==> job 325: inputs <==
Design CLOCK_TOP, start of the top module:
module CLOCK_TOP( 
	   SEG0, SEG1, SEG2, SEG3, SEG4, SEG5, SEG6, SEG7, LED, BUZ_OUT,
	   CLK50M, KEY1, KEY2, KEY3, SW0, SW1, SW2, SW3, SW4, SW5, KNOCK,
	   SENSOR, ROT_A, ROT_B
	   );
clock: 5.9 ns
lec_check: 0
abc_area: 1
cap_margin: 20
cell_pad_in_sites_detail_placement: 2
core_margin: 5
core_utilization: 29
cts_cluster_diameter: 394
hold_slack_margin: 0.02
min_routing_layer: met2
place_density: 0.53
setup_slack_margin: 0.21
slew_margin: 20
run.sh (not shown) runs the stock make flow with config.mk's settings and CLKGATE_MAP_FILE=.
==> job 1220: changes against job 325 <==
==> flow/config.mk (replaced) <==
export PLATFORM = sky130hd
export DESIGN_NAME = CLOCK_TOP
export DESIGN_NICKNAME = CLOCK_TOP
export VERILOG_FILES = /design/flow/design.v
export SDC_FILE = /design/flow/constraint.sdc
export NUM_CORES = 4
export LEC_CHECK = 0
export CAP_MARGIN = 20
export CORE_MARGIN = 2
export CORE_UTILIZATION = 65
export SETUP_SLACK_MARGIN = 3.28
export SLEW_MARGIN = 20
export TNS_END_PERCENT = 5
==> flow/constraint.sdc (replaced) <==
create_clock -name core_clock -period 16.2 [get_ports {CLK50M}]
set_input_delay 3.2400 -clock core_clock [delete_from_list [all_inputs] [get_ports {CLK50M}]]
set_output_delay 3.2400 -clock core_clock [all_outputs]
set_load 0.01 [all_outputs]
==> job 570: changes against job 325 <==
==> flow/config.mk (replaced) <==
export PLATFORM = sky130hd
export DESIGN_NAME = CLOCK_TOP
export DESIGN_NICKNAME = CLOCK_TOP
export VERILOG_FILES = /design/flow/design.v
export SDC_FILE = /design/flow/constraint.sdc
export NUM_CORES = 4
export LEC_CHECK = 0
export ABC_AREA = 1
export CAP_MARGIN = 20
export CORE_MARGIN = 2
export CORE_UTILIZATION = 72
export CTS_CLUSTER_SIZE = 100
export SLEW_MARGIN = 20
==> flow/constraint.sdc (replaced) <==
create_clock -name core_clock -period 4.62 [get_ports {CLK50M}]
set_input_delay 0.9240 -clock core_clock [delete_from_list [all_inputs] [get_ports {CLK50M}]]
set_output_delay 0.9240 -clock core_clock [all_outputs]
set_load 0.01 [all_outputs]
==> comparison <==
- The lowest worst setup slack belongs to job 570, the highest to job 1220.
- Between job 325 and job 1220, the lower area after synthesis is in job 1220 (gap 8.3%, measured against job 1220).
- Of job 570 and job 1220, job 570 has the higher critical path depth (gap 3).
- Sequential share of layout area, highest first: job 1220, job 570, job 325.
- Against job 325, the utilization of job 1220 is higher by 40 points.
- Of job 1220 and job 570, job 570 has the higher clock-buffer cell count (gap 3).
- The highest wire length belongs to job 325, the lowest to job 1220.
- The highest global-route usage belongs to job 570, the lowest to job 1220.
- Design area: job 1220 < job 570 < job 325.
- Flip-flop count is the same in job 325 and job 1220.

==> inputs of v20 <==
CLOCK_TOP again, from the RTL that the note above started with.
Settings: LEC_CHECK=0, ABC_AREA=1, CAP_MARGIN=40, CORE_MARGIN=2, CORE_UTILIZATION=72, CTS_CLUSTER_DIAMETER=317, CTS_CLUSTER_SIZE=14, GPL_ROUTABILITY_DRIVEN=0, PLACE_DENSITY_LB_ADDON=0.02, SETUP_SLACK_MARGIN=1.15, SLEW_MARGIN=40; clock period 4.62 ns.
==> inputs of v16, as changes to v20 <==
- ABC_AREA: 1 -> default
- CAP_MARGIN: 40 -> 20
- CORE_UTILIZATION: 72 -> 40
- CTS_CLUSTER_DIAMETER: 317 -> default
- CTS_CLUSTER_SIZE: 14 -> default
- GPL_ROUTABILITY_DRIVEN: 0 -> default
- PLACE_DENSITY_LB_ADDON: 0.02 -> default
- SETUP_SLACK_MARGIN: 1.15 -> default
- SLEW_MARGIN: 40 -> 20
==> flow/constraint.sdc (replaced) <==
create_clock -name core_clock -period 20.0 [get_ports {CLK50M}]
set_input_delay 4.0000 -clock core_clock [delete_from_list [all_inputs] [get_ports {CLK50M}]]
set_output_delay 4.0000 -clock core_clock [all_outputs]
set_load 0.01 [all_outputs]
==> inputs of v10, as changes to v20 <==
- ABC_AREA: 1 -> default
- CAP_MARGIN: 40 -> 20
- CORE_UTILIZATION: 72 -> 68
- CTS_CLUSTER_DIAMETER: 317 -> default
- CTS_CLUSTER_SIZE: 14 -> default
- GPL_ROUTABILITY_DRIVEN: 0 -> default
- PLACE_DENSITY_LB_ADDON: 0.02 -> default
- SETUP_SLACK_MARGIN: 1.15 -> default
- SLEW_MARGIN: 40 -> 20
==> flow/constraint.sdc (replaced) <==
create_clock -name core_clock -period 6.79 [get_ports {CLK50M}]
set_input_delay 1.3580 -clock core_clock [delete_from_list [all_inputs] [get_ports {CLK50M}]]
set_output_delay 1.3580 -clock core_clock [all_outputs]
set_load 0.01 [all_outputs]
==> summary of the runs <==
The highest clock power belongs to v20, the lowest to v16. The lowest worst setup slack belongs to v20, the highest to v16. Between v10 and v16, the lower die area is in v10 (gap 41%, measured against v16). Worst hold slack: v20 < v10 < v16. Flip-flop count is the same in v16 and v20. Via count, highest first: v20, v10, v16.
==> figures <==
quantity	v16	v10	v20
Status	complete, no violations	complete, no violations	complete, no violations
Xor and xnor fraction of the mapped netlist area	0.04478	0.04478	0.04937
Final std cells w/o fill	2866	2624	3459
Number of logic inverters in the finished layout	81	81	365
Hpwl dp	31230 um	29700 um	35340 um
Crit path required time	16.00 ns	5.43 ns	3.70 ns
Number of vias in the routed layout	15980	16480	20870
Number of combinational gates with multiple inputs	1685	1685	2186
Top Consumer	clock	clock	registers
Nets	2319	2317	3154
GRT met3 Usage	0.02581	0.04097	0.03838
Register area share after synthesis	0.4107	0.4107	0.3793
Mux area share	0.05261	0.05261	0

==> inputs of run a <==
CLOCK_TOP again, from the RTL that the note above started with.
export LEC_CHECK = 0
export CAP_MARGIN = 35
export CORE_MARGIN = 5
export CORE_UTILIZATION = 21
export MAX_ROUTING_LAYER = met4
export MIN_ROUTING_LAYER = met1
export PLACE_DENSITY_LB_ADDON = 0.14
export SETUP_SLACK_MARGIN = 1.6
export SLEW_MARGIN = 0
create_clock -name core_clock -period 8.39 [get_ports {CLK50M}]
==> inputs of run b, as changes to run a <==
==> flow/config.mk (replaced) <==
export PLATFORM = sky130hd
export DESIGN_NAME = CLOCK_TOP
export DESIGN_NICKNAME = CLOCK_TOP
export VERILOG_FILES = /design/flow/design.v
export SDC_FILE = /design/flow/constraint.sdc
export NUM_CORES = 4
export LEC_CHECK = 0
export CAP_MARGIN = 20
export CORE_MARGIN = 2
export CORE_UTILIZATION = 30
export SLEW_MARGIN = 20
==> flow/constraint.sdc (replaced) <==
create_clock -name core_clock -period 8.31 [get_ports {CLK50M}]
set_input_delay 1.6620 -clock core_clock [delete_from_list [all_inputs] [get_ports {CLK50M}]]
set_output_delay 1.6620 -clock core_clock [all_outputs]
set_load 0.01 [all_outputs]
==> inputs of run c, as changes to run a <==
==> flow/config.mk (replaced) <==
export PLATFORM = sky130hd
export DESIGN_NAME = CLOCK_TOP
export DESIGN_NICKNAME = CLOCK_TOP
export VERILOG_FILES = /design/flow/design.v
export SDC_FILE = /design/flow/constraint.sdc
export NUM_CORES = 4
export LEC_CHECK = 0
export ABC_AREA = 1
export CAP_MARGIN = 20
export CELL_PAD_IN_SITES_DETAIL_PLACEMENT = 2
export CORE_MARGIN = 5
export CORE_UTILIZATION = 40
export MIN_ROUTING_LAYER = met2
export PLACE_DENSITY = 0.53
export SLEW_MARGIN = 20
==> flow/constraint.sdc (replaced) <==
create_clock -name core_clock -period 20.0 [get_ports {CLK50M}]
set_input_delay 4.0000 -clock core_clock [delete_from_list [all_inputs] [get_ports {CLK50M}]]
set_output_delay 4.0000 -clock core_clock [all_outputs]
set_load 0.01 [all_outputs]
==> metrics.csv <==
stage,metric,value,unit
final_timing,final period utilization,69.0,%
floorplanning,Placement Rows,92,
finish,clk tree area frac,5.47,%
run_status,status,finished clean,
routing,metal3 WL,2170,microns
Source of the figures above: run b

==> metrics.csv <==
stage,metric,value,unit
synth,Yosys cell types,58,
global_routing,met3 Track Usage GR,56.5,%
routing,metal3 WL,33900,microns
critical_path,FF-to-FF Start,UGENCLK1K.CNT[1],
run_status,status,finished clean,
final_timing,final period utilization,42.5,%
final_timing,worst setup margin,11510,ps
finish,clk tree area frac,6.08,%
Source of the figures above: run c

==> metrics.csv <==
stage,metric,value,unit
run_status,status,finished clean,
routing,metal2 WL,24600,microns
routing,metal3 WL,1780,microns
final_timing,final period utilization,67.6,%
finish,clk tree area frac,6.67,%
floorplanning,Placement Rows,110,
Source of the figures above: run a


==> fjord <==
Starting RTL as in the previous note.
// CLOCK_TOP
module CLOCK_TOP( 
	   SEG0, SEG1, SEG2, SEG3, SEG4, SEG5, SEG6, SEG7, LED, BUZ_OUT,
	   CLK50M, KEY1, KEY2, KEY3, SW0, SW1, SW2, SW3, SW4, SW5, KNOCK,
	   SENSOR, ROT_A, ROT_B
	   );
Settings: LEC_CHECK=0, ABC_AREA=1, CAP_MARGIN=5, CORE_ASPECT_RATIO=1.51, CORE_MARGIN=2, CORE_UTILIZATION=72, CTS_CLUSTER_SIZE=52, HOLD_SLACK_MARGIN=-0.1, MAX_ROUTING_LAYER=met4, MIN_ROUTING_LAYER=met1, PLACE_DENSITY=0.36, SETUP_SLACK_MARGIN=3.09, SLEW_MARGIN=15, TNS_END_PERCENT=5; clock period 10.4 ns.
==> violet: changes against fjord <==
ABC_AREA = not set   (was 1)
CAP_MARGIN = 20   (was 5)
CORE_ASPECT_RATIO = not set   (was 1.51)
CORE_UTILIZATION = 40   (was 72)
CTS_CLUSTER_SIZE = not set   (was 52)
HOLD_SLACK_MARGIN = not set   (was -0.1)
MAX_ROUTING_LAYER = not set   (was met4)
MIN_ROUTING_LAYER = not set   (was met1)
PLACE_DENSITY = not set   (was 0.36)
SETUP_SLACK_MARGIN = not set   (was 3.09)
SLEW_MARGIN = 20   (was 15)
TNS_END_PERCENT = not set   (was 5)
==> flow/constraint.sdc (replaced) <==
create_clock -name core_clock -period 8.31 [get_ports {CLK50M}]
set_input_delay 1.6620 -clock core_clock [delete_from_list [all_inputs] [get_ports {CLK50M}]]
set_output_delay 1.6620 -clock core_clock [all_outputs]
set_load 0.01 [all_outputs]
==> deck_impl_summary.md <==
Implementation Results

Status
  • Status: finished clean

Pwr
  • Total design power: about 3.2 mW
  • Comb pwr: 0.0380 mW

STA
  • Final Worst Setup Slack: roughly 3.1 ns
  • Worst-Margin Slew: 1.038 ns
  • Worst Skew: about 0.014 ns
  • F_max: 0.1918 GHz

Final layout
  • Clkbuf count: approximately 60
  • Final Util: 0.4563
  • FILL cells: 4,483

Drt
  • DR pass1 iterations: 5
  • WL met2: approximately 22,000 um

Critical path
  • Reg2reg end: USTOPWATCH.CNT[7]
  • Crit-path max FO: 106

Synth
  • Basic Gates by Area: 0.1978
  • XOR/XNOR Fraction of Synth Area: 0.04478
  • Post-Syn Nets: 2,284
  • YS chip area: 0.01917 mm^2
  • Synth mux share: 0.05261
(the above is from violet)
==> deck_impl_summary.md <==
Implementation Results

Status
  • Status: finished clean

Synth
  • Synth mux share: 0
  • YS chip area: about 0.021 mm^2
  • Basic Gates by Area: 0.3199
  • Post-Syn Nets: just over 3,000
  • XOR/XNOR Fraction of Synth Area: 0.04937

STA
  • Final Worst Setup Slack: about 4.3 ns
  • Worst Skew: 0.02784 ns
  • Worst-Margin Slew: approximately 1.1 ns

Drt
  • WL met2: 28,840 um
  • DR pass1 iterations: 7

Pwr
  • Comb pwr: approximately 0.030 mW
  • Total design power: 2.488 mW

Critical path
  • Reg2reg end: UKNOCK.SEC_CNT[3]
  • Crit-path max FO: ~63

Final layout
  • Clkbuf count: 41
  • FILL cells: 1,932
(the above is from fjord)
Power is estimated from default activity; no workload was simulated.
